== run 1 ==
==> flow/design.v (excerpt) <==
module usb_top_level(
    input logic clk,
    input logic n_rst,
    input logic hsel,
    input logic [3:0] haddr,
    input logic [1:0] htrans,
    input logic  [1:0] hsize,
    input logic hwrite,
    input logic [31:0] hwdata,
    output logic [31:0] hrdata,
    output logic hresp,
    output logic hready,
    output logic d_mode,
    input logic d_plus_in,
    input logic d_minus_in,
    output logic d_plus_out,
    output logic d_minus_out,
    output logic [6:0] buffer_occupancy,
    output logic get_rx_data,
    output logic [3:0] tx_packet,
    output logic tx_transfer_active
);
Size: roughly 4,700 cells after synthesis.
export LEC_CHECK = 0
export ABC_AREA = 0
export CAP_MARGIN = 10
export CELL_PAD_IN_SITES_DETAIL_PLACEMENT = 2
export CELL_PAD_IN_SITES_GLOBAL_PLACEMENT = 1
export CORE_ASPECT_RATIO = 1.22
export CORE_MARGIN = 2
export CORE_UTILIZATION = 34
export CTS_CLUSTER_SIZE = 72
export GPL_ROUTABILITY_DRIVEN = 0
export GPL_TIMING_DRIVEN = 0
export MAX_ROUTING_LAYER = met5
export PLACE_DENSITY = 0.88
export SETUP_SLACK_MARGIN = 0.2
export SLEW_MARGIN = 25
create_clock -name core_clock -period 8.44 [get_ports {clk}]
run.sh (not shown) runs the stock make flow with config.mk's settings and CLKGATE_MAP_FILE=.
In the summary table, run 1 is marked failed, with error GRT-0116 raised in global routing (5_1_grt).
Here is what was changed in the inputs of run 2 compared with run 1.
- clearing CELL_PAD_IN_SITES_GLOBAL_PLACEMENT, which used to be 1
- clearing CTS_CLUSTER_SIZE, which used to be 72
- clearing CELL_PAD_IN_SITES_DETAIL_PLACEMENT, which used to be 2
- clearing GPL_TIMING_DRIVEN, which used to be 0
- clearing SETUP_SLACK_MARGIN, which used to be 0.2
- swapping 34 for 45 in CORE_UTILIZATION
- clearing MAX_ROUTING_LAYER, which used to be met5
- clearing ABC_AREA, which used to be 0
- clearing PLACE_DENSITY, which used to be 0.88
- clearing GPL_ROUTABILITY_DRIVEN, which used to be 0
- swapping 10 for 20 in CAP_MARGIN
- swapping 25 for 20 in SLEW_MARGIN
- clearing CORE_ASPECT_RATIO, which used to be 1.22
- swapping 8.44 for 10.0 in the clock period (ns, I/O delays scaled along)
Findings:
- Run 2 ended with every stage complete and zero timing, DRC or antenna violations.
- Re H-tree depth: no difference whatsoever between run 1 and run 2.
- Run 2 -> run 1: clock sink count delta 0, exact match
- Between run 2 and run 1, the aoi/oai-family share of the synthesized area figures differ only marginally.
- Area fraction in mux cells across run 1 and run 2: no real change.
- | total placed cells including tap cells | lower: run 2 |
- From run 2 to run 1, basic-gate share of the synthesized area counting and, or, nand and nor cells did not move at all.
- On placeable core area, run 2 does better than run 1.
- Taking run 1 over run 2, the floorplan die height ratio works out to 1.3.
- Run 2 against run 1: number of buffers inserted during clock tree synthesis now sits higher, die size now smaller.
#### Input delta (run 3 over run 2)
- the clock period (ns, I/O delays scaled along): 10.0 -> 6.66
[summary]
Summary of run 3 over run 2: insertion delay of the later-clocked pin in the worst-skew pair went down; cell area now sits higher; power rose 51%; via count decreased by about 0.8% relative to the old numbers. The higher final worst-path cycle share of run 3 and run 2 is in run 3. Run 3 ends up with lower wire length after detailed routing than run 2 does. Sort run 3 and run 2 by weighted congestion reported at the end of routability-driven placement, descending, and run 3 comes first. Maximum vdd drop (lower): run 2. Compared with run 2, highest net fanout along the worst path in run 3 decreased by more than a quarter. Reported for run 3 and run 2, async set-or-reset flop fraction in the synthesized netlist turned out identical to the last digit.
For run 4, these inputs were changed with respect to run 3:
- CORE_UTILIZATION changed from 45 to 59
- the clock period (ns, I/O delays scaled along) changed from 6.66 to 3.91
## What came out
- Sequential share of layout area in run 4 is 1.8 points lower than in run 3
- Run 4 -> stages 100% | layout checks FAIL | negative setup slack
- The CTS buffer count in run 4 is 0.934 times that in run 3.
- Run 4: first-pass GRT wire length is about 3% higher than what run 3 reported.
- The launch point of the critical path comes out BUFFER.get_ptr_controller.get_ptr[4] in one run and BUFFER.get_ptr_controller.get_ptr[0] in the other, namely in run 3 and run 4 respectively.
- Overall chip area came out lower on run 4 than on run 3.
- Re layout overhead on the synthesized area: run 3 was lower than run 4.
- Run 4 has post-layout period usage of the worst path above what run 3 had.
- Run 4: met3 layer usage reported by global route is 3.7 points higher than what run 3 reported.
- Diff run 3 -> run 4: smallest setup slack after layout now sits lower; core utilization now sits higher.
- Total global-route track usage delta for run 4 relative to run 3: 12 points higher

========
build 22:
Starting RTL as in the previous note.
## usb_top_level
module usb_top_level(
    input logic clk,
    input logic n_rst,
    input logic hsel,
    input logic [3:0] haddr,
    input logic [1:0] htrans,
    input logic  [1:0] hsize,
    input logic hwrite,
    input logic [31:0] hwdata,
    output logic [31:0] hrdata,
    output logic hresp,
    output logic hready,
    output logic d_mode,
    input logic d_plus_in,
    input logic d_minus_in,
    output logic d_plus_out,
    output logic d_minus_out,
    output logic [6:0] buffer_occupancy,
    output logic get_rx_data,
    output logic [3:0] tx_packet,
    output logic tx_transfer_active
);
logic [3:0] rx_packet;
logic rx_data_ready;
logic rx_transfer_active;
logic rx_error;
logic store_rx_packet_data;
logic [7:0] rx_packet_data;
logic flush;
logic [7:0] rx_data;
logic store_tx_data;
logic [7:0] tx_data;
logic clear;
logic tx_error;
logic get_tx_packet_data;
logic [7:0] tx_packet_data;
ahb_slave AHB_SLAVE(
    .clk(clk),
    .n_rst(n_rst),
    .hsel(hsel),
    .hwrite(hwrite),
    .hsize(hsize),
    .haddr(haddr),
    .htrans(htrans),
    .hwdata(hwdata),
    .hrdata(hrdata),
    .hresp(hresp),
    .hready(hready),
    .dmode(d_mode),
    .rx_packet(rx_packet),
    .rx_data_ready(rx_data_ready),
    .rx_transfer_active(rx_transfer_active),
    .rx_error(rx_error),
    .buffer_occupancy(buffer_occupancy),
    .rx_data(rx_data),
    .get_rx_data(get_rx_data),
    .store_tx_data(store_tx_data),
    .tx_data(tx_data),
    .clear(clear),
    .tx_packet(tx_packet),
    .tx_transfer_active(tx_transfer_active),
    .tx_error(tx_error)
);
buffer BUFFER(
    .clk(clk),
    .n_rst(n_rst),
    .store_tx_data(store_tx_data),
    .store_rx_packet_data(store_rx_packet_data),
    .get_rx_data(get_rx_data),
    .get_tx_packet_data(get_tx_packet_data),
    .tx_data(tx_data),
    .rx_packet_data(rx_packet_data),
    .clear(clear),
    .flush(flush),
    .buffer_occupancy(buffer_occupancy),
    .rx_data(rx_data),
    .tx_packet_data(tx_packet_data)
);
usb_transmitter TRANSMITTER(
    .clk(clk),
  ...
Settings: LEC_CHECK=0, CAP_MARGIN=20, CELL_PAD_IN_SITES_DETAIL_PLACEMENT=0, CORE_MARGIN=2, CORE_UTILIZATION=42, MIN_ROUTING_LAYER=met1, PLACE_DENSITY_LB_ADDON=0.29, SLEW_MARGIN=5; clock period 9.87 ns.
Build 22: full flow OK, the timing, design-rule and antenna checks passed
Inputs modified between build 22 and build 60:
- changing CORE_UTILIZATION from 42 to 53
- removing CELL_PAD_IN_SITES_DETAIL_PLACEMENT (formerly 0)
- changing SLEW_MARGIN from 5 to 20
- removing MIN_ROUTING_LAYER (formerly met1)
- removing PLACE_DENSITY_LB_ADDON (formerly 0.29)
- changing the clock period (ns, I/O delays scaled along) from 9.87 to 6.66
[summary]
From build 22 to build 60 the numbers moved as follows: routed length on met2 decreased 220 um, total core area lower, length of routed wiring on met1 down 260 um, cell area after layout has decreased.
--- input diff build 60..build 82 ---
- swapping 53 for 68 in CORE_UTILIZATION
- putting CTS_CLUSTER_SIZE at 50 where nothing was set
- swapping 6.66 for 7.61 in the clock period (ns, I/O delays scaled along)
### Flow results
Build 82 ended with every stage complete and zero timing, DRC or antenna violations. Build 82 has share of cell area taken by multi-input logic gates above what build 60 had. From build 60 to build 82 the numbers moved as follows: final instance count without filler cells dropped 242, worst setup margin climbed 1.0 ns. Build 82 vs build 60: area of the chip down by more than 10%. Comparing the two runs side by side, build 82 comes out behind build 60 on wire length after detailed routing. Going from build 60 to build 82, proportion of power drawn by combinational gates grows by 0.6 points.
For build 46, these inputs were changed with respect to build 82:
- a deleted CTS_CLUSTER_SIZE that had been 50
- an added SETUP_SLACK_MARGIN of 0.14
- a change of CORE_UTILIZATION from 68 to 72
- a change of the clock period (ns, I/O delays scaled along) from 7.61 to 3.7
- Build 46 failed in global routing (5_1_grt) with GRT-0232.
- Build 82 ran to completion and came out clean on the timing, design-rule and antenna checks.
- The die size reported for build 46 is smaller than that of build 82 by 5.5%.
- Build 46 vs build 82: minimum setup slack after placement down
- Build 46 ends up with lower TritonCTS buffer count than build 82 does.
- Diff build 46..build 82 | adder-cell share of the synthesized area | unchanged
- Build 46 — row count about 2.2% lower, build 82 as reference
- Global placement routability congestion: build 46 vs build 82 up about 2%
- Relative to build 82, the core area of build 46 is lower by about 5%.

========
usb_top_level again, from the RTL that the note above started with.
==> flow/config.mk <==
export PLATFORM = sky130hd
export DESIGN_NAME = usb_top_level
export DESIGN_NICKNAME = usb_top_level
export VERILOG_FILES = /design/flow/design.v
export SDC_FILE = /design/flow/constraint.sdc
export NUM_CORES = 4
export LEC_CHECK = 0
export ABC_AREA = 0
export CAP_MARGIN = 40
export CORE_ASPECT_RATIO = 1.22
export CORE_MARGIN = 2
export CORE_UTILIZATION = 60
export CTS_CLUSTER_SIZE = 72
export GPL_ROUTABILITY_DRIVEN = 1
export GPL_TIMING_DRIVEN = 1
export SETUP_SLACK_MARGIN = 0.2
export SLEW_MARGIN = 30
==> flow/constraint.sdc <==
create_clock -name core_clock -period 4.9 [get_ports {clk}]
set_input_delay 0.9800 -clock core_clock [delete_from_list [all_inputs] [get_ports {clk}]]
set_output_delay 0.9800 -clock core_clock [all_outputs]
set_load 0.01 [all_outputs]
The starting point completed with no timing, DRC or antenna violations.
==> next run, changes <==
Settings changed: CORE_UTILIZATION 60 to 69, GPL_TIMING_DRIVEN 1 to 0, PLACE_DENSITY from default to 0.88, SETUP_SLACK_MARGIN 0.2 to default.
Clock period 4.9 ns to 5.83 ns, I/O delays scaled along.
This time the run died in global routing.
Synthesized cell count does not change.
Die area drops by roughly a tenth.
Synthesized area is unchanged.
==> next run, changes <==
Settings changed: ABC_AREA 0 to default, CAP_MARGIN 40 to 20, CORE_ASPECT_RATIO 1.22 to default, CORE_UTILIZATION 69 to 45, CTS_CLUSTER_SIZE 72 to default, GPL_ROUTABILITY_DRIVEN 1 to default, GPL_TIMING_DRIVEN 0 to default, PLACE_DENSITY 0.88 to default, SLEW_MARGIN 30 to 20.
Clock period 5.83 ns to 4.09 ns, I/O delays scaled along.
The changed run completed with no timing, DRC or antenna violations.
Synthesized cell count is unchanged.
Synthesized area stays the same.
Die size rose by well over a third.
==> next run, changes <==
Settings changed: CORE_UTILIZATION 45 to 57.
Clock period 4.09 ns to 4.52 ns, I/O delays scaled along.
Outcome:
- The changed run completed without violations
- die area goes down by 21%
- sequential cell count is unchanged
- sequential power fell by 8.8%
- design area falls by 2.6%
Power is estimated from default activity; no workload was simulated.
